--- flow/design.v ---
`timescale 1ns / 1ps
`default_nettype none
module counterModN #(
    parameter X = 5,   
    parameter N = 20   
) (
    input wire clk,       
    input wire ce,        
    input wire en,        
    input wire reset,     
    output reg [X-1:0] count  
);
    always @(posedge clk) begin
        if (reset) begin
            count <= 0;
        end else if (ce && en) begin
            if (count == N - 1) begin
                count <= 0;
            end else begin
                count <= count + 1;
            end
        end
    end
endmodule
`timescale 1ns / 1ps
`default_nettype none
module clockDivider #(
    parameter N = 500_000   
)(
    input wire clk,        
    input wire en,         
    input wire rst,        
    output reg clk_out,    
    output wire tick       
);
    wire [31:0] count;     
    counterModN #(.X(32), .N(N)) counterMod (
        .clk(clk),
        .ce(1'b1),
        .reset(rst),
        .en(en),
        .count(count)
    );
    assign tick = (count == N - 1) && !clk_out;
    always @(posedge clk) begin
        if (rst) begin
            clk_out <= 1'b0;
        end else if (count == N - 1) begin
            clk_out <= ~clk_out;
        end
    end
endmodule
`timescale 1ns / 1ps
`default_nettype none
module debouncer(
    input wire clk,        
    input wire ce,         
    input wire rst,        
    input wire in,         
    output wire out         
);
    reg q1, q2, q3;
    always @(posedge clk) begin
        if (rst) begin
            q1 <= 1'b0;
            q2 <= 1'b0;
            q3 <= 1'b0;
        end else if (ce) begin
            q1 <= in;
            q2 <= q1;
            q3 <= q2;
        end 
    end
    assign out = (rst == 1'b1) ? 1'b0 : (q1 & q2 & q3);
endmodule
`timescale 1ns / 1ps
`default_nettype none
module synchronizer(
    input wire clk,       
    input wire ce,        
    input wire rst,       
    input wire in,        
    output wire out       
);
    reg q1, q2;
    always @(posedge clk) begin
        if (rst) begin
            q1 <= 1'b0;
            q2 <= 1'b0;
        end else if (ce) begin
            q1 <= in;
            q2 <= q1;
        end
    end
    assign out = (rst) ? 1'b0 : q2;
endmodule
`timescale 1ns / 1ps
`default_nettype none
module shift_left_register(
    input wire        clk,     
    input wire        ce,      
    input wire        rst,     
    input wire        load,    
    input wire        en,      
    input wire [7:0]  Num,     
    output reg [15:0] Out      
);
    integer i;
    always @(posedge clk) begin
        if (rst) begin
            Out <= 16'b0;
        end else if (ce) begin
            if (load) begin
                Out <= {8'b0, Num};
            end else if (en) begin
                for (i = 15; i > 0; i = i - 1) begin
                    Out[i] <= Out[i - 1];
                end
                Out[0] <= 1'b0;
            end
        end
    end
endmodule
`timescale 1ns / 1ps
`default_nettype none
module shift_right_register(
    input wire clk,          
    input wire ce,           
    input wire rst,          
    input wire load,         
    input wire en,           
    input wire [7:0] Num,    
    output reg [7:0] Out     
);
    integer i;
    always @(posedge clk) begin
        if (rst) begin
            Out <= 8'b0;
        end else if (ce) begin
            if (load) begin
                Out <= Num;   
            end else if (en) begin
                for (i = 7; i > 0; i = i - 1) begin
                    Out[i - 1] <= Out[i];
                end
                Out[7] <= 1'b0;   
            end
        end
    end
endmodule
`timescale 1ns / 1ps
`default_nettype none
module CU(
    input wire b0,        
    input wire z,         
    input wire load,      
    output wire Psel,     
    output wire EP,       
    output wire EA,       
    output wire EB,       
    output wire LA,       
    output wire LB,       
    output wire RstP      
);
    assign Psel = b0;
    assign EP = (b0 & ~load);
    assign EA = (~z | load);
    assign EB = (~z | load);
    assign LA = load;
    assign LB = load;
    assign RstP = load;
endmodule
`timescale 1ns / 1ps
`default_nettype none
module BCD #(
    parameter W = 18   
)(
    input wire [W-1:0] bin,            
    output reg [W+(W-4)/3:0] bcd       
);
    integer i, j;
    always @(bin) begin
        for (i = 0; i <= W + (W-4)/3; i = i + 1) begin
            bcd[i] = 1'b0;
        end
        bcd[W-1:0] = bin;
        for (i = 0; i <= W - 4; i = i + 1) begin
            for (j = 0; j <= i / 3; j = j + 1) begin
                if (bcd[W - i + 4*j -: 4] > 4) begin                   
                    bcd[W - i + 4*j -: 4] = bcd[W - i + 4*j -: 4] + 4'd3;
                end
            end
        end
    end
endmodule
`timescale 1ns / 1ps
`default_nettype none
module seven_seg_decoder(
    input wire en,           
    input wire [3:0] num,    
    output reg [6:0] seg     
);
    always @ (num or en) begin
        if (en) begin
            case(num)
                4'd0: seg = 7'b1000000;   
                4'd1: seg = 7'b1111001;   
                4'd2: seg = 7'b0100100;   
                4'd3: seg = 7'b0110000;   
                4'd4: seg = 7'b0011001;   
                4'd5: seg = 7'b0010010;   
                4'd6: seg = 7'b0000010;   
                4'd7: seg = 7'b1111000;   
                4'd8: seg = 7'b0000000;   
                4'd9: seg = 7'b0010000;   
                default: seg = 7'b1111111;  
            endcase
        end else begin
            seg = 7'b1111111;   
        end
    end
endmodule
`timescale 1ns / 1ps
`default_nettype none
module seven_segment_scroller #(
    parameter DIV = 250000            
)(
    input wire clk,                   
    input wire reset,                 
    input wire button_left,           
    input wire button_right,          
    input wire [19:0] product,        
    input wire sign,                  
    output reg [6:0] seg,             
    output reg [3:0] an               
);
    wire slow_tick;                            
    wire slow_level;
    wire [1:0] switch_position;                
    wire debounced_button_left, debounced_button_right;
    wire final_button_left, final_button_right;
    wire [6:0] segment_internal[4:0];          
    reg [2:0] digit_selection;        
    clockDivider #(DIV) clk_divider (
        .clk(clk),
        .en(1'b1),
        .rst(reset),
        .clk_out(slow_level),
        .tick(slow_tick)
    );
    counterModN #(.X(2), .N(4)) position_counter (
        .clk(clk),
        .ce(slow_tick),
        .reset(reset),
        .en(1'b1),
        .count(switch_position)
    );
    debouncer btn_debouncer_left (
        .clk(clk),
        .ce(slow_tick),
        .rst(reset),
        .in(button_left),
        .out(debounced_button_left)
    );
    synchronizer btn_synchronizer_left (
        .clk(clk),
        .ce(slow_tick),
        .rst(reset),
        .in(debounced_button_left),
        .out(final_button_left)
    );
    debouncer btn_debouncer_right (
        .clk(clk),
        .ce(slow_tick),
        .rst(reset),
        .in(button_right),
        .out(debounced_button_right)
    );
    synchronizer btn_synchronizer_right (
        .clk(clk),
        .ce(slow_tick),
        .rst(reset),
        .in(debounced_button_right),
        .out(final_button_right)
    );
    reg button_right_old, button_left_old;
    reg button_right_raise, button_left_raise;  
    always @(posedge clk) begin
        if (reset) begin
            digit_selection <= 3'b000;
            button_right_old <= 0;
            button_left_old <= 0;
            button_right_raise <= 0;
            button_left_raise <= 0;
        end else if (slow_tick) begin
            button_right_raise <= (button_right_old != final_button_right && final_button_right == 1'b1);
            button_left_raise <= (button_left_old != final_button_left && final_button_left == 1'b1);
            button_right_old <= final_button_right;
            button_left_old <= final_button_left;
            if (button_right_raise) begin
                if (digit_selection > 0) begin
                    digit_selection <= digit_selection - 1;
                end
                button_right_raise <= 0;
            end
            if (button_left_raise) begin
                if (digit_selection < 2) begin
                    digit_selection <= digit_selection + 1;
                end
                button_left_raise <= 0;
            end
        end
    end
    seven_seg_decoder decoder_digit_0 (.en(1'b1), .num(product[3:0]), .seg(segment_internal[0]));
    seven_seg_decoder decoder_digit_1 (.en(1'b1), .num(product[7:4]), .seg(segment_internal[1]));
    seven_seg_decoder decoder_digit_2 (.en(1'b1), .num(product[11:8]), .seg(segment_internal[2]));
    seven_seg_decoder decoder_digit_3 (.en(1'b1), .num(product[15:12]), .seg(segment_internal[3]));
    seven_seg_decoder decoder_digit_4 (.en(1'b1), .num(product[19:16]), .seg(segment_internal[4]));
    always @(*) begin
        case (switch_position)
            2'b00: begin
                an = 4'b1110;
                seg = segment_internal[digit_selection];
            end
            2'b01: begin
                an = 4'b1101;
                seg = segment_internal[digit_selection + 1];
            end
            2'b10: begin
                an = 4'b1011;
                seg = segment_internal[digit_selection + 2];
            end
            2'b11: begin
                an = 4'b0111;
                if (sign == 1)
                    seg = 7'b0111111; 
                else
                    seg = 7'b1111111;
            end
            default: begin
                an = 4'b1111;
                seg = 7'b0000000;
            end
        endcase
    end
endmodule
`timescale 1ns / 1ps
`default_nettype none
module main #(
    parameter MAIN_DIV = 8,      
    parameter SCAN_DIV = 4       
)(
    input wire clk,
    input wire rst,    
    input wire btnC,   
    input wire btnL,   
    input wire btnR,   
    input wire [7:0] num1,   
    input wire [7:0] num2,   
    output wire [6:0] seg,            
    output wire [3:0] an,              
    output wire multiplicationFinished    
);
    wire dividedClock;   
    wire dividedTick;    
    clockDivider #(MAIN_DIV) clockDiv(
        .clk(clk),
        .rst(rst),
        .en(1'b1),
        .clk_out(dividedClock),
        .tick(dividedTick)
    );
    wire [7:0] num1Complement, num2Complement;
    wire [7:0] multiplier, multiplicand;
    wire [7:0] multiplicandShifted;
    wire [15:0] multiplierShifted;
    reg  [15:0] productReg;
    reg signReg;
    wire tempSign;
    wire [19:0] bcdOutput;
    wire [15:0] tempOutput;
    assign num1Complement = ~num1 + 1'b1;
    assign num2Complement = ~num2 + 1'b1;
    assign multiplier = (num1[7] == 1) ? num1Complement : num1;
    assign multiplicand = (num2[7] == 1) ? num2Complement : num2;
    wire enableDebounce, enableSync;
    debouncer debounceInst(
        .clk(clk),
        .ce(dividedTick),
        .rst(rst),
        .in(btnC),
        .out(enableDebounce)
    );
    synchronizer syncInst(
        .clk(clk),
        .ce(dividedTick),
        .rst(rst),
        .in(enableDebounce),
        .out(enableSync)
    );
    wire Psel, EP, EA, EB, LA, LB, RstP;
    shift_right_register shiftRightReg(
        .clk(clk),
        .ce(dividedTick),
        .rst(rst),
        .load(LB),
        .en(EB),
        .Num(multiplicand),
        .Out(multiplicandShifted)
    );
    shift_left_register shiftLeftReg(
        .clk(clk),
        .ce(dividedTick),
        .rst(rst),
        .load(LA),
        .en(EA),
        .Num(multiplier),
        .Out(multiplierShifted)
    );
    CU controlUnit(
        .b0(multiplicandShifted[0]),
        .z(multiplicationFinished),  
        .load(enableSync),
        .Psel(Psel),
        .EP(EP),
        .EA(EA),
        .EB(EB),
        .LA(LA),
        .LB(LB),
        .RstP(RstP)
    );
    assign multiplicationFinished = ~(multiplicandShifted[0] | multiplicandShifted[1] | multiplicandShifted[2] | multiplicandShifted[3] | multiplicandShifted[4] | multiplicandShifted[5] | multiplicandShifted[6] | multiplicandShifted[7]);
    always @(posedge clk) begin
        if (rst) begin
            productReg <= 16'b0;
            signReg <= 1'b0;
        end else if (!dividedTick) begin
            productReg <= productReg;
        end else if (RstP == 1) begin
            productReg <= 16'b0;
            signReg <= (num1[7] ^ num2[7]) && num1 != 0 && num2 != 0;
        end else if (EP == 1) begin
            productReg <= (Psel == 1) ? productReg + multiplierShifted : productReg;
        end else begin
            productReg <= productReg;
        end
    end
    assign tempOutput = productReg;
    assign tempSign = signReg;
    BCD #(16) bcdConverter(
        .bin(tempOutput),
        .bcd(bcdOutput)
    );
    seven_segment_scroller #(SCAN_DIV) sevenSegScroller(
        .clk(clk),
        .reset(rst | RstP),
        .button_left(btnL),
        .button_right(btnR),
        .product(bcdOutput),
        .sign(tempSign),
        .seg(seg),
        .an(an)
    );
endmodule
--- flow/run.sh ---
#!/bin/bash
# the make line also repeats each setting of config.mk as NAME=value (left out here)
make -C /OpenROAD-flow-scripts/flow DESIGN_CONFIG=/design/flow/config.mk WORK_HOME=/design/flow/orfs CLKGATE_MAP_FILE= finish
--- flow/constraint.sdc ---
create_clock -name core_clock -period 21.1 [get_ports {clk}]
set_input_delay 4.2200 -clock core_clock [delete_from_list [all_inputs] [get_ports {clk}]]
set_output_delay 4.2200 -clock core_clock [all_outputs]
set_load 0.01 [all_outputs]
--- flow/config.mk ---
export PLATFORM = sky130hd
export DESIGN_NAME = main
export DESIGN_NICKNAME = main
export VERILOG_FILES = /design/flow/design.v
export SDC_FILE = /design/flow/constraint.sdc
export NUM_CORES = 4
export LEC_CHECK = 0
export ABC_AREA = 1
export CAP_MARGIN = 20
export CORE_MARGIN = 2
export CORE_UTILIZATION = 40
export PLACE_DENSITY = 0.6
export SLEW_MARGIN = 20
==> results.txt, run 1 <==
Main metrics from the flow reports.

The detail route stage leaves a number of antenna-violating nets equal to 0. The worst endpoint data arrival time is around 9600 ps. The fraction of power consumed by combinational cells is between 7 and 8%. The multi-input combinational cell area is 8610 um^2.

The count of pins on the block boundary is 33. Tracing the worst setup path back leads to its startpoint at productReg[14]. The maximum clock skew at final layout is 8.64 ps.

The number of buffers inserted to repair setup after CTS is 0. Gates resized during post-CTS repair numbered 0. Per the post-synthesis stats, the area per cell is around 6.0 um^2. The launch point of the worst min-delay path is recorded as sevenSegScroller.clk_divider.counterMod.count[0]. The final instance count without filler cells is around 2500. The final estimated routing congestion in global placement is 0.904. For met1 alone, demand over resource in global routing was 24.3%. The first TritonRoute pass finished after 5 iterations. Setup slack on the critical path of the routed design comes to roughly 7300 ps. The area used by sequential logic in the layout came out at 2620 um^2. The total CTS buffers came out at 17.

The max-slew headroom at the worst pin came out at 35.4%. The DRC violation count after routing came out at 0. The leakage power summed over all cells is around 7.3 nW. The number of placed instances with taps included came out at between 2000 and 3000. The final design instance area without fill is 14000 um^2. The aggregate global-route resource usage came out at a little under a fifth. The register share after synthesis came out at between 20% and 30%. Per the skew report, the later register of the worst-skew pair sees a clock latency of around 420 ps. The fraction of power spent switching nets is between 20% and 30%. The number of port buffers is 32. The final worst hold slack came out at 450 ps. The worst register-to-register path ends at sevenSegScroller.clk_divider.counterMod.count[30].

The power of the combinational group came out at 0.0441 mW. The report lists the power per cell area as 42.4 nW/um^2. Per the OpenROAD floorplan log, the height of the die is 182 um. The sequential power share is a little over two fifths. The synthesized area is 12700 um^2. The number of enable flip-flop cells came out at 0.

The arithmetic-cell share of the synthesized area counting full adders, half adders and majority gates came out at 9.84%. The final hold violation count is 0. By count the netlist is led by sky130_fd_sc_hd__nand2_1, sky130_fd_sc_hd__inv_1, sky130_fd_sc_hd__nand3_1.

TritonCTS built the clock tree. The commonest register cell is sky130_fd_sc_hd__dfxtp_1. The first global-routing pass estimated approximately 52 mm of wire. For reference, simple AND, OR, NAND and NOR cells occupy 45.1% of the area reported after synthesis. The placed cell area is 13400 um^2. The number of violations of the max-capacitance limit is 0. Overall power consumption after layout is estimated at 0.594 mW. Based on the critical path, the design can be clocked at up to just over 70 MHz. STA classifies the critical path endpoint as an output pin. The initial core utilization is 40.3%.

Setup repair after global routing left no endpoint under its margin. The number of cells produced by synthesis came out at 2103. The power drawn by the clock network is 0.298 mW. The post-detailed-route via-to-cell ratio is around 5.0. On the critical path, the stage with the largest delay is an instance of sky130_fd_sc_hd__clkdlybuf4s50_1. The post-synthesis xor/xnor area fraction came out at 2.11%. The critical path data required time is 16880 ps.

By instance count, the leading cell after synthesis is sky130_fd_sc_hd__nand2_1. The final max-slew violation count recorded for this run is 0. For the worst flop-to-flop path, the logic depth is 21. After synthesis the netlist holds a flip-flop and latch count of 131. The stage-log warning count came out at 81. The area of the synthesized netlist per yosys stat is 12700 um^2. Logged for this run, the post-placement worst setup slack is 7710 ps. Looking at the global route congestion table, the highest-usage layer is met2.

The most critical setup path has its endpoint at seg[0]. The number of hold-repair buffers added at the cts stage came out at 0. STA classifies the critical path startpoint as a flip-flop. The clock passes through at most 2 buffers. The area of the chip is 33100 um^2. In this run the critical register-to-register path is launched from sevenSegScroller.clk_divider.counterMod.count[0].

The run finished with no timing, DRC or antenna violations. The CTS sink count came out at 131. Post-route period utilization is reported as between 60 and 70%. Adding up every negative setup slack in the final design gives 0 ps. The cell depth of the worst min-delay path came out at 1. The core outline area came out at roughly 31000 um^2.

The maximum cell stage delay along the critical path is about 480 ps. The width of the die is between 150 and 200 um. The cell occurring most often along the worst timing path is sky130_fd_sc_hd__nand2_1.

The number of nets in the synthesized netlist is 2223. The H-tree level count is 4. The biggest slice of the total power is consumed by clock. Warnings reported by Yosys during synthesis add up to 14. From synthesis to final layout, the design area changed by 10.7%.

The share of cell area taken by muxes after synthesis came out at 0%. Summed over all nets, the switching power comes to ~0.14 mW. The initial antenna violation count came out at 0.

The post-synthesis compound-gate area fraction is 10.9%. The number of core rows came out at ~65. Per the log, the first TritonRoute iteration ended with a DRC count of 751. The actual slew at the worst max-slew pin is 960 ps. The number of global-route vias before repair is 11600. After synthesis, the design contains 2103 cells according to Yosys. Subtracting the final worst setup slack from the clock period gives approximately 14000 ps. The STA report counts the stages on the worst setup path as 70. The number of buffers and inverters on the critical path is 13.

The largest net degree at the start of global routing came out at 30. The endpoint with the worst hold slack is sevenSegScroller.clk_divider.counterMod.count[0]. The met2 track utilization from global routing is between 30% and 40%. The main area contributors are sky130_fd_sc_hd__dfxtp_1, sky130_fd_sc_hd__nand2_1, sky130_fd_sc_hd__ha_1. In the final layout, the fill cell count is 3329. Of the combinational cells, the family taking the most area is simple AND/OR/NAND/NOR gates. TritonRoute output was used to compute an average wire per cell of between 10 and 15 um.

Grouping stages by cell kind, the critical path spends the most delay in simple AND/OR/NAND/NOR gates. The count of cell types in the netlist is ~54. The sequential cell power came out at 0.252 mW. The net total in the final layout is 2253.

Once layout is complete, the utilization of the core stands at 44.7%. The cell-internal power is 0.455 mW. Recorded from the global router log, the overflow total was 0. The largest fanout on the critical path came out at 6. The final tally of setup violations is 0.

0 antenna diodes ended up in the layout. The fraction of registers with async set/reset came out at 0%. The global routing met3 resource utilization came out at 1.52%. The root buffer cell is sky130_fd_sc_hd__clkbuf_16. The proportion of power drawn by the clock network is roughly half.

The final HPWL from detailed placement is 23.5 mm. The via total after detailed routing came out at 12800. Wires add up to 29.6 mm.

Looking at area per cell type in the netlist, the leader is sky130_fd_sc_hd__dfxtp_1. The worst setup path is of the flip-flop to output pin kind. The worst-case vdd ir drop is approximately 0.071 mV. In this run the biggest area consumer among cell types represents 20.7% of the synthesized area. The worst hold path belongs to the class flip-flop to flip-flop. The clock transition at the registers of the reported paths came out at 60 ps. The slack of the worst reg-to-reg path is 16960 ps.
## area by class of cell
type	count	area share [%]
Clock buffer	18	3.13
Timing Repair Buffer	38	2.61
Multi-Input combinational cell	1594	61.4
Tap cell	402	3.59
Clock inverter	14	1.16
Inverter	351	9.42
Sequential cell	131	18.7
## metal layers
metal / share of wire [%] / vias to the layer above
met5: 0 / -
met4: 1.2 / 0
met3: 3.3 / 26
met2: 45 / 181
met1: 50 / 5719
li1: - / 6840
==> inputs of run 2 (changes only) <==
CELL_PAD_IN_SITES_DETAIL_PLACEMENT = 2   (was not set)
CORE_ASPECT_RATIO = 0.76   (was not set)
CORE_MARGIN = 9   (was 2)
CTS_CLUSTER_DIAMETER = 240   (was not set)
MAX_ROUTING_LAYER = met4   (was not set)
MIN_ROUTING_LAYER = met2   (was not set)
PLACE_DENSITY = not set   (was 0.6)
PLACE_DENSITY_LB_ADDON = 0.03   (was not set)
SLEW_MARGIN = 15   (was 20)
clock period = 20.0 ns   (was 21.1 ns; I/O delays follow)
==> run 2 against run 1 <==
Against the previous run: first-iteration DRC count grew to 6.2 times the previous value; setup slack got worse by 3000 ps; clock skew up 11 ps; highest routed layer unchanged.
==> results.txt, run 2 <==
Main metrics from the flow reports.

The maximum clock skew at final layout came to 19.4 ps (+10.7 ps). The arithmetic-cell share of the synthesized area counting full adders, half adders and majority gates came out at 9.84% (unchanged). The critical path's slowest stage uses the library cell sky130_fd_sc_hd__nand3_1.

The stage-log warning count came out at 83 (+2.5%). The initial core utilization was 40.8% (+0.46 points). The cell count listed in synth_stat.txt came out at 2103 (unchanged). The mean cell area of the mapped netlist came out at 6.02 um^2 (unchanged). The final period utilization is 78.7% (+13 points). After synthesis, the most frequently instantiated cells are sky130_fd_sc_hd__nand2_1, sky130_fd_sc_hd__inv_1, sky130_fd_sc_hd__nand3_1. The number of slew-limit violations in the final report came out at 0 (unchanged). The count of pins on the block boundary was 33 (unchanged). Sorting the synthesized cells by area gives the leading types as sky130_fd_sc_hd__dfxtp_1, sky130_fd_sc_hd__nand2_1, sky130_fd_sc_hd__ha_1. The number of hold-repair buffers added at the cts stage came out at 0 (unchanged). The worst-case vdd ir drop was 0.0705 mV (-0.47%). The area of the synthesized netlist per yosys stat is 12700 um^2 (unchanged). The initial antenna violation count came out at 0 (unchanged).

The total negative slack is 0 ps (unchanged). The total CTS buffers came to 17 (unchanged). The endpoint with the worst hold slack is sevenSegScroller.clk_divider.counterMod.count[0]. The largest fanout on the critical path came to 12 (+6). The maximum clock frequency is ~64 MHz. The total power per unit cell area came out at 47.1 nW/um^2 (+11%).

The total of fill cells in the finished design is 3848 (+16%). The final HPWL from detailed placement is 40.1 mm (+71%). The critical setup path kind is flip-flop to output pin. The synthesized area came out at 12700 um^2 (unchanged). The number of nets still failing antenna checks after routing is 0 (unchanged). The slack of the worst reg-to-reg path came out at 14510 ps (-2450 ps). The worst-case clock buffer depth is 2 (unchanged). The post-synthesis xor/xnor area fraction was 2.11% (unchanged). The clock latency on the worst-skew pair came out at 450 ps (+30 ps). The power of the combinational group is 0.0596 mW (+35%). The DRC violation count after routing came out at 0 (unchanged). The worst setup path is captured at an output pin.

The depth of the critical timing path with buffers and inverters included is 68 (-2.9%). The CTS sink count is 131 (unchanged). The capture point of the worst register-to-register path is recorded as sevenSegScroller.clk_divider.counterMod.count[30].

The proportion of power drawn by the clock network came out at 50.7% (+0.6 points). The number of DRC markers in iteration 0 is 4662 (+520%). The first-pass iteration count of the detailed router is 12 (+7). The kind of cell adding the most delay to the critical path is simple AND/OR/NAND/NOR gates. The clock period could shrink to ~16000 ps. The core outline area came out at 31000 um^2 (-1.1%).

The final hold violation count was 0 (unchanged). The average detailed-routed wire length per instance is 23.8 um (+100%). The total of cells resized after clock tree synthesis is 0 (unchanged).

The number of nets in the synthesized netlist is 2223 (unchanged). The run finished with no timing, DRC or antenna violations. The startpoint of the lowest-slack hold path is sevenSegScroller.clk_divider.counterMod.count[0]. The number of warnings issued by yosys was 14 (unchanged). The number of port buffers was 32 (unchanged). The area of the chip came out at 38400 um^2 (+16%). Sorting the synthesis cell report by count puts at the top sky130_fd_sc_hd__nand2_1. The largest net degree at the start of global routing is 30 (unchanged). The depth of the worst register-to-register path is 21 (unchanged). The fraction of registers with async set/reset is 0% (unchanged). The number of core rows is 56 (-14%). The final worst hold slack came to 459 ps (+9.20 ps). The cell-internal power is 0.458 mW (+0.60%). The number of enable flip-flop cells came out at 0 (unchanged). The maximum cell stage delay along the critical path came out at 610 ps (+130 ps). The register share after synthesis was 20.7% (unchanged). The number of global-route vias before repair is 24400 (+110%). The actual slew at the worst max-slew pin is 989 ps (+29.3 ps). The leakage power summed over all cells is 7.30 nW (about the same). The fraction of power spent switching nets came out at 30.8% (+7.3 points). The H-tree level count is 4 (unchanged). The fraction of power consumed by combinational cells was 9.0% (+1.6 points). The worst setup path is launched from a flip-flop.

The power drawn by the clock network is 0.335 mW (+12%). The post-detailed-route via-to-cell ratio is 8.23 (+64%). The sequential cell power was 0.266 mW (+6%).

For the worst reg-to-reg path, the startpoint reported by OpenROAD is sevenSegScroller.clk_divider.counterMod.count[0]. The via total after detailed routing is 21000 (+65%). Setup repair after global routing left no endpoint under its margin. In this run the worst setup path terminates at seg[0]. The aggregate global-route resource usage came out at 49.2% (+31 points). The fraction of synthesized cell area taken by the top area cell type came out at 20.7% (unchanged). The share of cell area taken by muxes after synthesis came out at 0% (unchanged). The count of cell types in the netlist is 54 (unchanged). The cell depth of the worst min-delay path came out at 1 (unchanged).

The final estimated routing congestion in global placement is 0.936 (+3.6%). The number of violations of the max-capacitance limit is 0 (unchanged). The library cell occupying the most area in the post-synthesis netlist is sky130_fd_sc_hd__dfxtp_1. The vertical die dimension is 173 um (-4.8%). The pre-CTS worst setup slack was 5450 ps (-2260 ps). The critical path data required time is 16000 ps (-880 ps). The type recorded for the worst min-delay path is flip-flop to flip-flop. The width of the die came to 222 um (+22%). The count of buffer and inverter cells on the critical path came to 12 (-1).

Per the synth stats, the flop cell with the highest instance count is sky130_fd_sc_hd__dfxtp_1. The cell occurring most often along the worst timing path is sky130_fd_sc_hd__nand2_1. The root buffer cell chosen for the clock tree is sky130_fd_sc_hd__clkbuf_16. The max-slew headroom at the worst pin is 33.7% (-1.8 points). The clock transition at the registers of the reported paths came to 80 ps (+20 ps). The global-route congestion overflow total came out at 0 (unchanged). The count of inserted antenna diode cells came to 0 (unchanged).

The largest share of the power goes to clock. The total wire length is 60.7 mm (+100%). The number of cells produced by synthesis came out at 2103 (unchanged). The net total in the final layout came out at 2255 (+0.089%). The post-synthesis register bit count came to 131 (unchanged). The sequential power share came to 40.3% (-2.2 points). Grouping non-sequential cells by family puts the most area in simple AND/OR/NAND/NOR gates.

The worst endpoint data arrival time came out at 11730 ps (+2120 ps). TritonCTS built the clock tree. The share of synthesized cell area in and, or, nand and nor gates is 45.1% (unchanged). The net switching component of the power came out at 0.203 mW (+46%). The post-synthesis compound-gate area fraction is 10.9% (unchanged). The launch point of the worst path is productReg[14]. The post-synthesis to final-layout area growth was 10.7% (about the same).

The final tally of setup violations is 0 (unchanged). The number of buffers inserted to repair setup after CTS came out at 0 (unchanged). The global-route wire length before repair came out at 95.7 mm (+85%). The least setup slack across all paths after layout is 4270 ps (-3000 ps).
## run 2: final cells by class
| class | count | area, um^2 | share of cell area, % |
|---|---|---|---|
| Multi-Input combinational cell | 1594 | 8620 | 61.5 |
| Timing Repair Buffer | 40 | 380 | 2.71 |
| Clock inverter | 14 | 143 | 1.02 |
| Clock buffer | 18 | 429 | 3.06 |
| Sequential cell | 131 | 2620 | 18.7 |
| Tap cell | 406 | 508 | 3.62 |
| Inverter | 351 | 1320 | 9.41 |
## run 2: metal layers
layer	wire length, um	vias to the layer above	track usage, %
met2	29800	6387	58.4
met1	0	6803	-
li1	-	6798	-
met5	0	-	-
met4	7560	0	15.8
met3	23300	1040	57.2
## run 2: through the flow
stage	utilization, %	std cells	total power, mW	area [um^2]
global route	45.2	2554	0.669	14000
global placement	43.3	2522	0.320	13400
CTS	45.1	2554	0.647	14000
finish	45.2	2554	0.661	14000
floorplan	-	2103	0.300	12700
detailed placement	43.3	2522	0.322	13400
==> inputs of run 3 (changes only) <==
CELL_PAD_IN_SITES_DETAIL_PLACEMENT = not set   (was 2)
CORE_ASPECT_RATIO = not set   (was 0.76)
CORE_MARGIN = 2   (was 9)
CORE_UTILIZATION = 68   (was 40)
CTS_CLUSTER_DIAMETER = not set   (was 240)
CTS_CLUSTER_SIZE = 96   (was not set)
MAX_ROUTING_LAYER = not set   (was met4)
MIN_ROUTING_LAYER = not set   (was met2)
PLACE_DENSITY = 0.6   (was not set)
PLACE_DENSITY_LB_ADDON = not set   (was 0.03)
SLEW_MARGIN = 20   (was 15)
TNS_END_PERCENT = 35   (was not set)
clock period = 7.81 ns   (was 20.0 ns; I/O delays follow)
==> run 3 against run 2 <==
Against the previous run: the run now fails in 5_1_grt; die size down 49%; synthesized area unchanged; synthesized cell count unchanged.
==> results.txt, run 3 <==
Here are the numbers from the latest Yosys + OpenROAD run.

The run stopped with a tool error. The flow stopped in 5_1_grt. The tool reported: "[ERROR DPL-0038] Utilization greater than 100%, impossible to legalize". Sorting the synthesized cells by how often they occur yields sky130_fd_sc_hd__nand2_1, sky130_fd_sc_hd__inv_1, sky130_fd_sc_hd__nand3_1. The post-synthesis xor/xnor area fraction came out at 2.11% (unchanged). The number of placed instances with taps included came out at 2588 (+2.6%).

The fraction of synthesized cell area taken by the top area cell type is 20.7% (unchanged). The number of cells produced by synthesis is 2103 (unchanged). The post-synthesis register bit count was 131 (unchanged). The post-synthesis compound-gate area fraction came out at 10.9% (unchanged).

The core outline area is 18100 um^2 (-42%). The most common cell in the synthesized netlist is sky130_fd_sc_hd__nand2_1. The number of warnings issued by yosys came out at 14 (unchanged). The root buffer cell is sky130_fd_sc_hd__clkbuf_16. The worst-case clock buffer depth came out at 2 (unchanged). The register share after synthesis came out at 20.7% (unchanged).

The fraction of registers with async set/reset came to 0% (unchanged). The number of port buffers came out at 32 (unchanged). The synthesized area came to 12700 um^2 (unchanged). The share of cell area taken by muxes after synthesis came out at 0% (unchanged). The total CTS buffers came to 17 (unchanged).

The final HPWL from detailed placement came out at 27.4 mm (-32%). The cell count listed in synth_stat.txt is 2103 (unchanged). The final estimated routing congestion in global placement is 1.02 (+8.9%). The CTS sink count is 131 (unchanged). The number of nets in the synthesized netlist came out at 2223 (unchanged). The H-tree level count is 4 (unchanged). The initial core utilization was 69.8% (+29 points). The number of core rows is 49 (-13%). The number of enable flip-flop cells came out at 0 (unchanged).

The mean cell area of the mapped netlist came out at 6.02 um^2 (unchanged). The count of pins on the block boundary came out at 33 (unchanged). The library cell occupying the most area in the post-synthesis netlist is sky130_fd_sc_hd__dfxtp_1. The width of the die came out at 140 um (-37%). Grouping non-sequential cells by family puts the most area in simple AND/OR/NAND/NOR gates. The share of synthesized cell area in and, or, nand and nor gates was 45.1% (unchanged). By area the synthesized netlist is led by sky130_fd_sc_hd__dfxtp_1, sky130_fd_sc_hd__nand2_1, sky130_fd_sc_hd__ha_1.

The vertical die dimension is 140 um (-19%). The predominant post-synthesis flop cell is sky130_fd_sc_hd__dfxtp_1. The count of cell types in the netlist is 54 (unchanged). The area of the chip is 19700 um^2 (-49%).

The arithmetic-cell share of the synthesized area counting full adders, half adders and majority gates came to 9.84% (unchanged). The placed cell area is 15400 um^2 (+15%). The area of the synthesized netlist per yosys stat came out at 12700 um^2 (unchanged).
[run 3: through the flow]
step                      hold slack [ps]  setup WS, ps  util, %
after floorplan                       418          -762        -
after global placement                430         -1480     84.8
after detailed placement              444         -1980     84.8
after CTS                             457         -1740     94.0
[run 3: timing repair]
item                       in CTS
pin swaps                     121
hold buffers                    0
setup endpoints to repair       7
gates resized                 196
setup buffers                  65
==> inputs of run 4 (changes only) <==
ABC_AREA = not set   (was 1)
CORE_UTILIZATION = 67   (was 68)
CTS_CLUSTER_SIZE = not set   (was 96)
PLACE_DENSITY = not set   (was 0.6)
TNS_END_PERCENT = not set   (was 35)
clock period = 8.24 ns   (was 7.81 ns; I/O delays follow)
==> run 4 against run 3 <==
Against the previous run: the run again fails in 5_1_grt; synthesized area is 20% higher; synthesized cell count is 2.7% lower; die size is 21% higher.
==> results.txt, run 4 <==
Here are the numbers from the latest Yosys + OpenROAD run.

The number of enable flip-flop cells is 0 (unchanged). The post-synthesis compound-gate area fraction was 33.1% (+22 points). The tool reported: "[ERROR GRT-0116] Global routing finished with congestion. Check the congestion regions in the DRC Viewer".

The placed cell area is 19800 um^2 (+29%). The final estimated routing congestion in global placement was 1.06 (+3.5%). Counting instances in the post-synthesis netlist gives the leading cell types as sky130_fd_sc_hd__nor2_1, sky130_fd_sc_hd__nand2_1, sky130_fd_sc_hd__a21oi_1.

The number of port buffers is 32 (unchanged). The worst-case clock buffer depth came out at 2 (unchanged). The fraction of registers with async set/reset came out at 0% (unchanged). The share of synthesized cell area in and, or, nand and nor gates came out at 25.5% (-20 points). The core outline area came out at 22400 um^2 (+24%).

The fraction of synthesized cell area taken by the top area cell type came to 17.3% (-3.4 points). The arithmetic-cell share of the synthesized area counting full adders, half adders and majority gates was 8.37% (-1.5 points). The register share after synthesis came out at 17.3% (-3.4 points).

The cell count listed in synth_stat.txt came out at 2046 (-2.7%). The library cell occupying the most area in the post-synthesis netlist is sky130_fd_sc_hd__dfxtp_1. The share of cell area taken by muxes after synthesis is 2.88% (+2.9 points).

The initial core utilization was 67.5% (-2.3 points). The vertical die dimension came to 154 um (+9.9%). Progress stopped at 5_1_grt. The count of pins on the block boundary came to 33 (unchanged). The CTS sink count came to 131 (unchanged). For this run, the leading register cell type out of synthesis is sky130_fd_sc_hd__dfxtp_1. The width of the die is 154 um (+9.9%). The number of cells produced by synthesis came out at 2046 (-2.7%). The post-synthesis register bit count came out at 131 (unchanged). The total CTS buffers is 17 (unchanged). The number of core rows came out at 55 (+12%). The area of the synthesized netlist per yosys stat is 15100 um^2 (+20%).

The mean cell area of the mapped netlist was 7.40 um^2 (+23%). The final HPWL from detailed placement came out at 39.9 mm (+46%). The global-route congestion overflow total came out at between 40 and 50.

The post-synthesis xor/xnor area fraction came to 6.81% (+4.7 points). Among the non-sequential cells, AND-OR/OR-AND gates take the most area. The number of warnings issued by yosys is 14 (unchanged). The area of the chip is 23800 um^2 (+21%). The synthesized area came to 15100 um^2 (+20%). The pre-CTS worst setup slack is -4200 ps (-2220 ps). The count of cell types in the netlist came out at 125 (+130%). Sorting the synthesized cells by area gives the leading types as sky130_fd_sc_hd__dfxtp_1, sky130_fd_sc_hd__ha_1, sky130_fd_sc_hd__nor2_1. The number of nets in the synthesized netlist came out at 2166 (-2.6%). The H-tree level count is 4 (unchanged). Among all cell types in the netlist, the one instantiated most often is sky130_fd_sc_hd__nor2_1. The tree is rooted in a sky130_fd_sc_hd__clkbuf_16. Summed over all routing layers, the global router reports a total usage of 80.9%. The run stopped with a tool error.
run 4: through the flow:
| step | power (mW) | cells |
|---|---|---|
| 3_3_place_gp | 0.728 | 2759 |
| 4_1_cts | 1.56 | 2855 |
| 2_1_floorplan | 0.701 | 2046 |
| 3_5_place_dp | 0.733 | 2760 |
run 4: layer usage:
| layer | overflow | global-route usage [%] |
|---|---|---|
| met1 | 1 | 79.2 |
| met4 | 26 | 84.7 |
| met2 | 16 | 95.5 |
| met3 | 1 | 68.1 |
| met5 | 0 | 34.6 |
run 4: repair_timing:
action / 4_1_cts
pin swaps: 75
buffers inserted: 63
endpoints found under the setup margin: 7
hold buffers: 0
resized: 128
==> inputs of run 5 (changes only) <==
ABC_AREA = 1   (was not set)
CAP_MARGIN = 40   (was 20)
CORE_UTILIZATION = 45   (was 67)
CTS_CLUSTER_DIAMETER = 268   (was not set)
CTS_CLUSTER_SIZE = 96   (was not set)
GPL_ROUTABILITY_DRIVEN = 1   (was not set)
PLACE_DENSITY = 0.57   (was not set)
SLEW_MARGIN = 15   (was 20)
clock period = 9.49 ns   (was 8.24 ns; I/O delays follow)
==> run 5 against run 4 <==
Against the previous run: synthesized area is 16% lower; die size is 24% higher; now fails the layout checks on setup timing; synthesized cell count is 2.8% higher.
==> results.txt, run 5 <==
Main metrics from the flow reports.

The run finished, with violations left. Failing layout checks were recorded as setup timing. The CTS sink count is 131 (unchanged).

The top power group is clock. The final estimated routing congestion in global placement is 0.920 (-13%). The final design instance area without fill is 17600 um^2. The H-tree level count came out at 4 (unchanged). The first-pass iteration count of the detailed router is 5. The fraction of power spent switching nets came out at 22.7%.

The pre-CTS worst setup slack came to -838 ps (+3370 ps). The register share after synthesis came out at 20.7% (+3.4 points). The least setup slack across all paths after layout is -409 ps.

The clock transition at the registers of the reported paths is 60 ps. The total power per unit cell area is between 70 and 80 nW/um^2. The clock latency on the worst-skew pair is 420 ps. The power of the combinational group is 0.100 mW.

The vertical die dimension is 172 um (+11%). Counting I/O delays and the setup requirement, the final critical path takes about 9900 ps. The net switching power in the latest report is 0.313 mW. The setup check on the worst reg-to-reg path leaves a slack of 5450 ps.

The share of synthesized cell area in and, or, nand and nor gates is 45.1% (+20 points). The most common cell in the synthesized netlist is sky130_fd_sc_hd__nand2_1. The number of enable flip-flop cells came out at 0 (unchanged).

The number of slew-limit violations in the final report is 0. The number of nets in the synthesized netlist is 2223 (+2.6%). The area of the chip is 29500 um^2 (+24%). Looking at the power breakdown, sequential logic takes 40.6% of the total.

In this run the worst setup path terminates at seg[4]. The multi-input combinational cell area is 9730 um^2. By count the netlist is led by sky130_fd_sc_hd__nand2_1, sky130_fd_sc_hd__inv_1, sky130_fd_sc_hd__nand3_1. The synthesized area is 12700 um^2 (-16%).

The total wire length came out at roughly 34 mm. The total CTS buffers came out at 17 (unchanged). The worst setup path is captured at an output pin. The final period utilization is 104%.

The number of warnings issued by yosys came to 14 (unchanged). The maximum cell stage delay along the critical path came out at around 350 ps. The number of DRC markers in iteration 0 is 705. The number of nets still failing antenna checks after routing came out at 0. The initial antenna violation count came out at 0. The worst register-to-register path has a depth of 21.

The final hold violation count is 0. The cell-internal power is between 1 and 1.5 mW. The library cell occupying the most area in the post-synthesis netlist is sky130_fd_sc_hd__dfxtp_1. The total of fill cells in the finished design came out at ~2600. The arithmetic-cell share of the synthesized area counting full adders, half adders and majority gates is 9.84% (+1.5 points). The post-detailed-route via-to-cell ratio is ~5.0.

The total negative slack came out at -2680 ps. The sequential cell power came out at 0.561 mW. The cell count listed in synth_stat.txt came to 2103 (+2.8%). The slowest cell on the critical path is sky130_fd_sc_hd__dfxtp_2.

By area the synthesized netlist is led by sky130_fd_sc_hd__dfxtp_1, sky130_fd_sc_hd__nand2_1, sky130_fd_sc_hd__ha_1. The max-slew headroom at the worst pin came out at 51.7%. For this run, design rule violations remaining after detail routing come to 0.

The CTS tree is yes. The leakage power in the latest report is 9.21 nW. The number of placed instances with taps included is 2743 (-0.62%). The number of port buffers came out at 32 (unchanged). The predominant post-synthesis flop cell is sky130_fd_sc_hd__dfxtp_1. The power report attributes to the clock group a share of between 50 and 60%. The launch point of the worst path is productReg[14]. The final instance count without filler cells came out at 2844. The fraction of synthesized cell area taken by the top area cell type is 20.7% (+3.4 points).

The endpoint with the worst hold slack is clockDiv.counterMod.count[0]. The largest fanout on the critical path came out at 5. The maximum clock frequency came out at 101 MHz. Summing over every cut layer, the via total after detailed routing is approximately 14000.

The actual slew at the worst max-slew pin came out at 722 ps. The number of core rows came out at 61 (+11%). The global-route congestion overflow total is 0.

The core outline area came out at 27800 um^2 (+24%). The final tally of setup violations is 7. The width of the die came out at 172 um (+11%). Looking at the reg2reg group, the worst path starts from sevenSegScroller.clk_divider.counterMod.count[0].

The post-synthesis register bit count is 131 (unchanged). The cell depth of the worst min-delay path is 1. The count of cell types in the netlist was 54 (-57%).

Grouping stages by cell kind, the critical path spends the most delay in simple AND/OR/NAND/NOR gates. The power drawn by the clock network came out at 0.719 mW. Summing over the stages, the warning tally comes to 83. The number of global-route vias before repair came out at 13100. The post-synthesis to final-layout area growth came out at 39.3%. The count of pins on the block boundary is 33 (unchanged).

The worst-case clock buffer depth is 2 (unchanged). Overall power consumption after layout is estimated at between 1 and 1.5 mW. Looking at the setup timing report, the critical path kind is flip-flop to output pin. Setup repair after global routing could not meet its margin everywhere.

For this run, the share of the core covered by cells in the final layout is 63.5%. The final HPWL from detailed placement came out at 25.2 mm (-37%). The share of cell area taken by muxes after synthesis came out at 0% (-2.9 points). The fraction of registers with async set/reset came out at 0% (unchanged). The startpoint kind of the worst setup timing path is a flip-flop. The timing report shows the most common cell along the critical path to be sky130_fd_sc_hd__nand2_2. The aggregate global-route resource usage came out at 23.2%. The number of hold-repair buffers added at the cts stage is 0 (unchanged). The root buffer cell is sky130_fd_sc_hd__clkbuf_16. The script reports the combined buffer and inverter count of the critical path as 18. STA puts the critical path data required time at roughly 7600 ps. The initial core utilization is 45.6% (-22 points).

The maximum clock skew at final layout is 10.7 ps. The most critical hold endpoint after final layout shows a slack of 451 ps. The flow reports that combinational logic draws around 7.3% of the design power. The post-synthesis xor/xnor area fraction came to 2.11% (-4.7 points). The number of violations of the max-capacitance limit is 0. Walking the critical path from launch to capture passes 79 cell instances. The average detailed-routed wire length per instance came out at 12.0 um. The count of inserted antenna diode cells is 0. The area of the synthesized netlist per yosys stat was 12700 um^2 (-16%). After the last flow step, the layout net total stands at 2573. The worst hold-check path type is flip-flop to flip-flop. Per the timing report, the most critical flop-to-flop path finishes at sevenSegScroller.clk_divider.counterMod.count[30]. The post-synthesis compound-gate area fraction came to 10.9% (-22 points).

The worst-case vdd ir drop is ~0.17 mV. The area used by sequential logic in the layout is between 2000 and 3000 um^2. The largest family of logic cells by area is simple AND/OR/NAND/NOR gates. Per the hold report, the tightest min-delay path originates at clockDiv.counterMod.count[0]. The mean cell area of the mapped netlist is 6.02 um^2 (-19%). The placed cell area came out at 15300 um^2 (-23%). The worst endpoint data arrival time came out at 8000 ps.

The largest net degree at the start of global routing came out at 30. The global-route wire length before repair came out at 57.6 mm. The number of cells produced by synthesis is 2103 (+2.8%).
run 5: layout make-up:
class | instances | area share, %
Multi-Input combinational cell | 1594 | 55.2
Tap cell | 378 | 2.68
Timing Repair Buffer | 358 | 15.9
Clock inverter | 13 | 1.17
Inverter | 351 | 7.67
Clock buffer | 19 | 2.51
Sequential cell | 131 | 14.9
run 5: timing repair:
item	in CTS	in global routing
buffers inserted	58	11
pin swaps	119	109
resized	233	142
hold endpoints to repair	0	0
setup endpoints to repair	7	7
run 5: layer usage:
layer  vias up  share of wire [%]  GRT usage (%)
met5         -                  0              0
met4         0                1.3           6.43
met3        32                2.8           2.39
met2       210                 49           41.4
met1      6425                 47           29.5
li1       7489                  -              -
==> inputs of run 6 (changes only) <==
CAP_MARGIN = 20   (was 40)
CORE_UTILIZATION = 66   (was 45)
CTS_CLUSTER_DIAMETER = 251   (was 268)
CTS_CLUSTER_SIZE = 97   (was 96)
GPL_ROUTABILITY_DRIVEN = not set   (was 1)
PLACE_DENSITY = 0.36   (was 0.57)
SETUP_SLACK_MARGIN = -1.3   (was not set)
SLEW_MARGIN = 20   (was 15)
TNS_END_PERCENT = 10   (was not set)
clock period = 13.2 ns   (was 9.49 ns; I/O delays follow)
==> run 6 against run 5 <==
Against the previous run: the run now finishes clean; first-iteration DRC count rose by 40%; sequential share of layout area is 4.2 points higher; combinational power is 31% lower; global-route usage rose by 6.4 points; wire length decreased by 14%; count of clock-buffer cells in the layout did not move; clock skew about the same; via count down 7.2%; critical path type unchanged; critical endpoint is now seg[1]; highest routed layer unchanged.
==> results.txt, run 6 <==
Main metrics from the flow reports.

The number of slew-limit violations in the final report came out at 0 (unchanged). STA classifies the critical path endpoint as an output pin. The arithmetic-cell share of the synthesized area counting full adders, half adders and majority gates came out at 9.84% (unchanged). The sequential cell power is 0.403 mW (-28%). The fraction of power consumed by combinational cells came out at 7.6% (+0.3 points). Note that the worst hold path type here is flip-flop to flip-flop. The aggregate global-route resource usage was 29.6% (+6.4 points). The worst-case clock buffer depth came out at 2 (unchanged). The power drawn by the clock network came to 0.442 mW (-39%). Sorting the Yosys area breakdown by cell type puts at the top sky130_fd_sc_hd__dfxtp_1. The area of the synthesized netlist per yosys stat came out at 12700 um^2 (unchanged). The count of cell types in the netlist is 54 (unchanged). The post-synthesis compound-gate area fraction is 10.9% (unchanged). The maximum clock skew at final layout came out at 10.8 ps (+0.0286 ps).

The last element of the critical path is seg[1]. The number of enable flip-flop cells is 0 (unchanged). The final hold violation count came out at 0 (unchanged). The core outline area came to 18800 um^2 (-32%). The final design utilization came out at 73.2% (+9.8 points). The global-route congestion overflow total came to 0 (unchanged). The number of nets in the synthesized netlist was 2223 (unchanged).

The slowest cell on the critical path is sky130_fd_sc_hd__clkdlybuf4s50_1. The first-pass iteration count of the detailed router is 5 (unchanged). The sequential power share is 44.1% (+3.5 points). The cell family contributing the most delay on the critical path is simple AND/OR/NAND/NOR gates. The initial core utilization is 67.5% (+22 points).

The via total after detailed routing came to 13100 (-7.2%). The minimum clock period after layout is 12210 ps. The net switching component of the power is 0.225 mW (-28%). The register share after synthesis is 20.7% (unchanged). The flow ran to the end and the layout has no timing, DRC or antenna violations. The least setup slack across all paths after layout is 990 ps (+1400 ps). The cell-internal power is 0.689 mW (-35%). The number of warnings issued by yosys was 14 (unchanged). The share of synthesized cell area in and, or, nand and nor gates was 45.1% (unchanged). The H-tree level count is 4 (unchanged).

The fraction of power spent switching nets came to 24.6% (+1.9 points). The global-route wire length before repair came out at 51.1 mm (-11%). The post-synthesis xor/xnor area fraction is 2.11% (unchanged).

The final period utilization came out at 92.5% (-12 points). The total of cells resized after clock tree synthesis is 0 (-100%). The leakage power summed over all cells came out at 7.27 nW (-21%).

The post-synthesis to final-layout area growth is 8.55%. The count of inserted antenna diode cells is 0 (unchanged). The number of buffers inserted to repair setup after CTS is 0 (-100%). The cell occurring most often along the worst timing path is sky130_fd_sc_hd__nand2_1. The worst-case vdd ir drop is 0.108 mV (-38%). The launch point of the worst min-delay path is recorded as sevenSegScroller.clk_divider.counterMod.count[0]. The main area contributors are sky130_fd_sc_hd__dfxtp_1, sky130_fd_sc_hd__nand2_1, sky130_fd_sc_hd__ha_1.

The number of violations of the max-capacitance limit came to 0 (unchanged). The vertical die dimension is 143 um (-17%). The max-slew headroom at the worst pin is 33.6% (-18 points). Yosys reports that the most numerous cell types are sky130_fd_sc_hd__nand2_1, sky130_fd_sc_hd__inv_1, sky130_fd_sc_hd__nand3_1. The worst endpoint data arrival time came out at 9570 ps (+1570 ps). The number of DRC markers in iteration 0 is 985 (+40%). The launch point of the worst path is productReg[14].

The number of core rows came to 50 (-18%). The share of cell area taken by muxes after synthesis came out at 0% (unchanged). The total CTS buffers is 17 (unchanged). The fraction of registers with async set/reset is 0% (unchanged). The slack of the worst reg-to-reg path came out at 8910 ps (+3460 ps). The total wire length came out at 29.5 mm (-14%). The mean cell area of the mapped netlist is 6.02 um^2 (unchanged). The average detailed-routed wire length per instance is 12.4 um (+3.1%).

The largest net degree at the start of global routing came out at 30 (unchanged). The post-synthesis register bit count came out at 131 (unchanged). The clock transition at the registers of the reported paths was 60 ps (about the same). The largest fanout on the critical path came to 6 (+1). The critical path data required time came out at 10560 ps (+2970 ps). The actual slew at the worst max-slew pin is 987 ps (+265 ps).

The cell depth of the worst min-delay path came out at 1 (unchanged). The worst register-to-register path ends at sevenSegScroller.clk_divider.counterMod.count[30]. The final tally of setup violations is 0 (-7). The worst setup path is launched from a flip-flop. The number of cells produced by synthesis was 2103 (unchanged).

The power of the combinational group is 0.0693 mW (-31%). The depth of the critical timing path with buffers and inverters included is 75 (-5.1%). The count of pins on the block boundary is 33 (unchanged). The depth of the worst register-to-register path is 21 (unchanged).

In the setup report, the worst path falls into the class flip-flop to output pin. The net total in the final layout is 2251 (-13%). The number of nets still failing antenna checks after routing is 0 (unchanged). The leading cell type by number of instances after synthesis is sky130_fd_sc_hd__nand2_1. The post-detailed-route via-to-cell ratio came out at 5.52 (+11%). The area of the chip is 20300 um^2 (-31%).

The final HPWL from detailed placement came out at 22.6 mm (-11%). The number of hold-repair buffers added at the cts stage is 0 (unchanged). The count of buffer and inverter cells on the critical path came out at 16 (-2). The stage-log warning count came out at 83 (unchanged). The biggest slice of the total power is consumed by clock.

The pre-CTS worst setup slack was 1450 ps (+2290 ps). The maximum cell stage delay along the critical path came out at 530 ps (+180 ps). The number of port buffers was 32 (unchanged). The proportion of power drawn by the clock network came out at 48.3% (-3.8 points). The CTS sink count came out at 131 (unchanged). The synthesized area was 12700 um^2 (unchanged). The beginning of the worst register-to-register path is sevenSegScroller.clk_divider.counterMod.count[0]. The total negative slack is 0 ps (+2680 ps).

The final estimated routing congestion in global placement is 0.969 (+5.4%). The root buffer cell is sky130_fd_sc_hd__clkbuf_16. STA shows the worst min-delay path finishing at sevenSegScroller.clk_divider.counterMod.count[0]. The largest family of logic cells by area is simple AND/OR/NAND/NOR gates. The cell count listed in synth_stat.txt is 2103 (unchanged). The number of global-route vias before repair is 12000 (-8.3%). The CTS tree is yes.

The clock latency on the worst-skew pair was 430 ps (about the same). The width of the die is 143 um (-17%). The maximum clock frequency is 81.9 MHz. The fraction of synthesized cell area taken by the top area cell type is 20.7% (unchanged). The initial antenna violation count was 0 (unchanged).

The total power per unit cell area came out at 66.5 nW/um^2 (-15%). Looking at the cell usage after synthesis, the top flip-flop cell is sky130_fd_sc_hd__dfxtp_1. The DRC violation count after routing came out at 0 (unchanged).
## run 6: final cells by class
cell class / instances / area [um^2]
multi-input cells: 1594 / 8610
fillers: 1618 / 5020
repair buffers: 36 / 350
flip-flops and latches: 131 / 2620
clock inverters: 13 / 110
clock buffers: 19 / 443
well taps: 234 / 293
inverters: 351 / 1320
## run 6: per-stage QoR
stage / hold slack, ps / instances / power [mW] / cell area [um^2]
2_1_floorplan: 418 / 2103 / 0.455 / 12700
3_3_place_gp: 425 / 2346 / 0.479 / 13200
3_5_place_dp: 442 / 2346 / 0.480 / 13200
4_1_cts: 456 / 2378 / 0.918 / 13700
5_1_grt: 479 / 2378 / 0.948 / 13700
6_report: 451 / 2378 / 0.914 / 13700
## run 6: per-layer routing
metal	vias to the layer above	track usage, %	wire length [um]
met5	-	0	0
met4	0	8.65	458
met3	42	4.48	1380
met2	292	52.6	14100
met1	5935	37.1	13600
li1	6864	-	-
==> inputs of run 7 (changes only) <==
CORE_UTILIZATION = 69   (was 66)
CTS_CLUSTER_DIAMETER = not set   (was 251)
CTS_CLUSTER_SIZE = not set   (was 97)
GPL_ROUTABILITY_DRIVEN = 0   (was not set)
HOLD_SLACK_MARGIN = 0.18   (was not set)
PLACE_DENSITY = not set   (was 0.36)
PLACE_DENSITY_LB_ADDON = 0.12   (was not set)
SETUP_SLACK_MARGIN = -0.39   (was -1.3)
TNS_END_PERCENT = 90   (was 10)
clock period = 15.2 ns   (was 13.2 ns; I/O delays follow)
==> run 7 against run 6 <==
Against the previous run: largest cell class unchanged; first-iteration DRC count shrank 3.0%; largest power group unchanged; non-clock buffer count unchanged; still clean; wire length rose by 0.34%.
==> results.txt, run 7 <==
Main metrics from the flow reports.

The flow ran to the end and the layout has no timing, DRC or antenna violations. The depth of the worst register-to-register path is 21 (unchanged). The total of cells resized after clock tree synthesis came out at 0 (unchanged). The net total in the final layout came out at 2251 (unchanged).

The global-route congestion overflow total is 0 (unchanged). The fraction of synthesized cell area taken by the top area cell type is 20.7% (unchanged). The maximum clock skew at final layout is 9.32 ps (-1.45 ps).

TritonCTS built the clock tree. The H-tree level count came out at 4 (unchanged). The worst hold path terminates at clockDiv.counterMod.count[0]. The number of violations of the max-capacitance limit came out at 0 (unchanged). The stage-log warning count came to 81 (-2.4%). The max-slew headroom at the worst pin came out at 28.8% (-4.8 points). The actual slew at the worst max-slew pin came out at 1070 ps (+80.5 ps). The mean cell area of the mapped netlist is 6.02 um^2 (unchanged). The number of slew-limit violations in the final report came out at 0 (unchanged).

For the finished layout, the period the worst path requires is 12590 ps. The least setup slack across all paths after layout is 2610 ps (+1620 ps). By area the synthesized netlist is led by sky130_fd_sc_hd__dfxtp_1, sky130_fd_sc_hd__nand2_1, sky130_fd_sc_hd__ha_1.

The area of the chip came out at 19500 um^2 (-4.2%). The share of synthesized cell area in and, or, nand and nor gates came out at 45.1% (unchanged). The power drawn by the clock network was 0.434 mW (-2%). The CTS sink count came out at 131 (unchanged). In this run the most critical hold path is launched from clockDiv.counterMod.count[0]. The post-synthesis compound-gate area fraction came out at 10.9% (unchanged). The total power per unit cell area is 61.2 nW/um^2 (-8.0%). The initial antenna violation count was 0 (unchanged). For the worst reg-to-reg path, the startpoint reported by OpenROAD is sevenSegScroller.clk_divider.counterMod.count[0].

The final hold violation count is 0 (unchanged). The proportion of power drawn by the clock network came out at 51.4% (+3.1 points). The commonest cells after synthesis are sky130_fd_sc_hd__nand2_1, sky130_fd_sc_hd__inv_1, sky130_fd_sc_hd__nand3_1. The net switching component of the power came out at 0.207 mW (-7.9%). The post-synthesis xor/xnor area fraction came out at 2.11% (unchanged). The fraction of power spent switching nets came out at 24.5% (-0.12 points).

The DRC violation count after routing was 0 (unchanged). The largest net degree at the start of global routing came out at 30 (unchanged). The worst setup path is launched from a flip-flop. The synthesized area is 12700 um^2 (unchanged). The power of the combinational group is 0.0611 mW (-12%). The leakage power summed over all cells is 7.30 nW (+0.42%). The width of the die is 139 um (-2.1%). The total wire length came out at 29.6 mm (+0.34%). The initial core utilization was 70.5% (+3.0 points). The worst endpoint data arrival time came out at 9550 ps (-20 ps). The cell-internal power is 0.638 mW (-7.4%).

The clock latency on the worst-skew pair was 410 ps (-20 ps). The number of enable flip-flop cells came out at 0 (unchanged). OpenSTA lists the critical path endpoint as seg[4]. The count of inserted antenna diode cells came out at 0 (unchanged).

The share of cell area taken by muxes after synthesis is 0% (unchanged). The post-synthesis to final-layout area growth is 9.11%. The number of global-route vias before repair was 12200 (+1.2%). The vertical die dimension came out at 139 um (-2.1%).

The type recorded for the worst min-delay path is flip-flop to flip-flop. Of all cell types, the one taking the most synthesized area is sky130_fd_sc_hd__dfxtp_1. The post-synthesis register bit count came out at 131 (unchanged). The total negative slack was 0 ps (unchanged). The maximum cell stage delay along the critical path came out at 540 ps (about the same).

The slack of the worst reg-to-reg path is 10890 ps (+1980 ps). The final period utilization is 82.9% (-9.6 points). The cell count listed in synth_stat.txt came out at 2103 (unchanged). The dominant power group in this design is clock. The depth of the critical timing path with buffers and inverters included came out at 73 (-2.7%). The clock transition at the registers of the reported paths is 60 ps (about the same). The slowest cell on the critical path is sky130_fd_sc_hd__clkdlybuf4s50_1. The arithmetic-cell share of the synthesized area counting full adders, half adders and majority gates came out at 9.84% (unchanged). The launch point of the worst path is productReg[14]. The aggregate global-route resource usage came out at 30.1% (+0.49 points). The worst-case clock buffer depth came out at 2 (unchanged).

The core outline area is 18000 um^2 (-4.3%). The register share after synthesis came out at 20.7% (unchanged). The sequential power share is 41.4% (-2.7 points). The final HPWL from detailed placement came out at 22.4 mm (-0.58%). The cell depth of the worst min-delay path came out at 1 (unchanged). The worst setup path is captured at an output pin.

The placed cell area is 13200 um^2 (about the same). The count of cell types in the netlist is 54 (unchanged). The number of DRC markers in iteration 0 is 955 (-3.0%). The number of buffers inserted to repair setup after CTS was 0 (unchanged). The critical path data required time came out at 12160 ps (+1600 ps). The number of cells produced by synthesis is 2103 (unchanged).

The fraction of registers with async set/reset came out at 0% (unchanged). Setup repair after global routing left no endpoint under its margin. The final tally of setup violations is 0 (unchanged). By startpoint and endpoint, the worst setup path is classified as flip-flop to output pin. The area of the synthesized netlist per yosys stat is 12700 um^2 (unchanged).

The largest fanout on the critical path came out at 6 (unchanged). The final design instance area without fill is 13800 um^2 (+0.52%). The via total after detailed routing came to 13300 (+1.2%). The number of nets in the synthesized netlist came out at 2223 (unchanged). The count of buffer and inverter cells on the critical path came out at 14 (-2). The most numerous cell type found on the critical path is sky130_fd_sc_hd__nand2_1.

The number of nets still failing antenna checks after routing is 0 (unchanged). By instance count, the leading cell after synthesis is sky130_fd_sc_hd__nand2_1. The capture point of the worst register-to-register path is recorded as sevenSegScroller.clk_divider.counterMod.count[30]. The post-detailed-route via-to-cell ratio was 5.60 (+1.4%).

The worst-case vdd ir drop is 0.0812 mV (-25%). By area, the combinational part of the netlist is dominated by simple AND/OR/NAND/NOR gates. The kind of cell with the highest combined delay along the critical path is simple AND/OR/NAND/NOR gates. The first-pass iteration count of the detailed router is 6 (+1). The average detailed-routed wire length per instance is 12.5 um (+0.55%).

Per the CTS log, the root buffer master is sky130_fd_sc_hd__clkbuf_16. The sequential cell power is 0.350 mW (-13%). The number of hold-repair buffers added at the cts stage was 0 (unchanged).

The maximum clock frequency came out at 79.4 MHz. The count of pins on the block boundary came out at 33 (unchanged). The fraction of power consumed by combinational cells is 7.2% (-0.4 points). The number of core rows is 49 (-2.0%). The pre-CTS worst setup slack came to 3100 ps (+1640 ps). The number of port buffers came out at 32 (unchanged).

The total CTS buffers is 17 (unchanged). The final worst hold slack came out at 441 ps (-9.86 ps). The number of warnings issued by yosys came out at 14 (unchanged). For this run, the leading register cell type out of synthesis is sky130_fd_sc_hd__dfxtp_1. The global-route wire length before repair is 51.1 mm (about the same).
## run 7: area by class of cell
type | instances | area [um^2]
fill | 1437 | 4150
sequential | 131 | 2620
clock inverter | 14 | 191
tap | 229 | 287
inverter | 351 | 1320
timing repair buffer | 36 | 350
clock buffer | 18 | 439
multi-input combinational | 1594 | 8610
## run 7: stage by stage
stage               std cells  util [%]  power [mW]
floorplan                2103         -       0.395
global placement         2341      73.4       0.415
detailed placement       2341      73.4       0.417
CTS                      2373      76.9       0.846
global route             2373      76.9       0.870
finish                   2373      76.9       0.846
## run 7: layer usage
layer	vias up	wire, um	GRT usage (%)
met5	-	0	0
met3	70	1890	4.40
met1	5967	12900	36.9
met2	389	14100	54.8
met4	0	634	8.61
li1	6863	-	-
==> inputs of run 8 (changes only) <==
CAP_MARGIN = 40   (was 20)
CTS_CLUSTER_DIAMETER = 33   (was not set)
CTS_CLUSTER_SIZE = 22   (was not set)
GPL_ROUTABILITY_DRIVEN = 1   (was 0)
HOLD_SLACK_MARGIN = not set   (was 0.18)
PLACE_DENSITY_LB_ADDON = 0.17   (was 0.12)
SETUP_SLACK_MARGIN = not set   (was -0.39)
SLEW_MARGIN = 15   (was 20)
TNS_END_PERCENT = not set   (was 90)
clock period = 9.87 ns   (was 15.2 ns; I/O delays follow)
==> run 8 against run 7 <==
Against the previous run: die size did not move; the flow now stops in 5_1_grt; synthesized cell count did not move; synthesized area did not move.
==> results.txt, run 8 <==
Here are the numbers from the latest Yosys + OpenROAD run.

The number of nets in the synthesized netlist came out at 2223 (unchanged). The tool reported: "[ERROR GRT-0232] Routing congestion too high. Check the congestion heatmap in the GUI". The final HPWL from detailed placement came out at 25.2 mm (+12%). The H-tree level count came out at 4 (unchanged). Looking at area per cell type in the netlist, the leader is sky130_fd_sc_hd__dfxtp_1.

The placed cell area is 14500 um^2 (+10%). The number of hold-repair buffers added at the cts stage is 0 (unchanged). The number of port buffers came out at 32 (unchanged). The post-synthesis register bit count is 131 (unchanged). The main area contributors are sky130_fd_sc_hd__dfxtp_1, sky130_fd_sc_hd__nand2_1, sky130_fd_sc_hd__ha_1. The arithmetic-cell share of the synthesized area counting full adders, half adders and majority gates is 9.84% (unchanged). The number of cells produced by synthesis came out at 2103 (unchanged). The fraction of registers with async set/reset is 0% (unchanged). The count of cell types in the netlist is 54 (unchanged).

Clock tree synthesis selected as its root buffer the cell sky130_fd_sc_hd__clkbuf_16. The flow did not finish. The number of enable flip-flop cells is 0 (unchanged). The post-synthesis xor/xnor area fraction came out at 2.11% (unchanged). The share of synthesized cell area in and, or, nand and nor gates was 45.1% (unchanged). By count the netlist is led by sky130_fd_sc_hd__nand2_1, sky130_fd_sc_hd__inv_1, sky130_fd_sc_hd__nand3_1. The fraction of synthesized cell area taken by the top area cell type came out at 20.7% (unchanged). After global routing the overflow that remains totals 209. The synthesized area is 12700 um^2 (unchanged).

The cell count listed in synth_stat.txt came out at 2103 (unchanged). The post-synthesis compound-gate area fraction is 10.9% (unchanged). The area of the synthesized netlist per yosys stat is 12700 um^2 (unchanged). The placement summary gives the final routability congestion estimate as 1.02. The predominant post-synthesis flop cell is sky130_fd_sc_hd__dfxtp_1. The worst-case clock buffer depth came out at 2 (unchanged). The width of the die is 139 um (unchanged).

The CTS sink count is 131 (unchanged). The number of placed instances with taps included is 2516 (+7.5%). The count of pins on the block boundary is 33 (unchanged). The register share after synthesis came out at 20.7% (unchanged). By instance count, the leading cell after synthesis is sky130_fd_sc_hd__nand2_1. For reference, the top logic cell family by area is simple AND/OR/NAND/NOR gates. The share of cell area taken by muxes after synthesis came out at 0% (unchanged). Global routing used between 80% and 90% of the available tracks. The number of core rows is 49 (unchanged). The vertical die dimension was 139 um (unchanged).

The area of the chip is 19500 um^2 (unchanged). The initial core utilization is 70.5% (unchanged). The total CTS buffers is 17 (unchanged). The last flow stage reached is 5_1_grt. The pre-CTS worst setup slack came to -662 ps (-3760 ps).

The core outline area is 18000 um^2 (unchanged). The number of warnings issued by yosys came out at 14 (unchanged). The mean cell area of the mapped netlist is 6.02 um^2 (unchanged).
==> run 8: routing by layer <==
metal  track usage [%]  overflow
met5              30.8         0
met4              94.0        84
met3              74.7         0
met2               100       123
met1              82.4         2
==> run 8: timing repair <==
item,CTS
resized,252
pin swaps,121
setup endpoints to repair,7
setup buffers,61
Power and IR drop assume default switching activity.
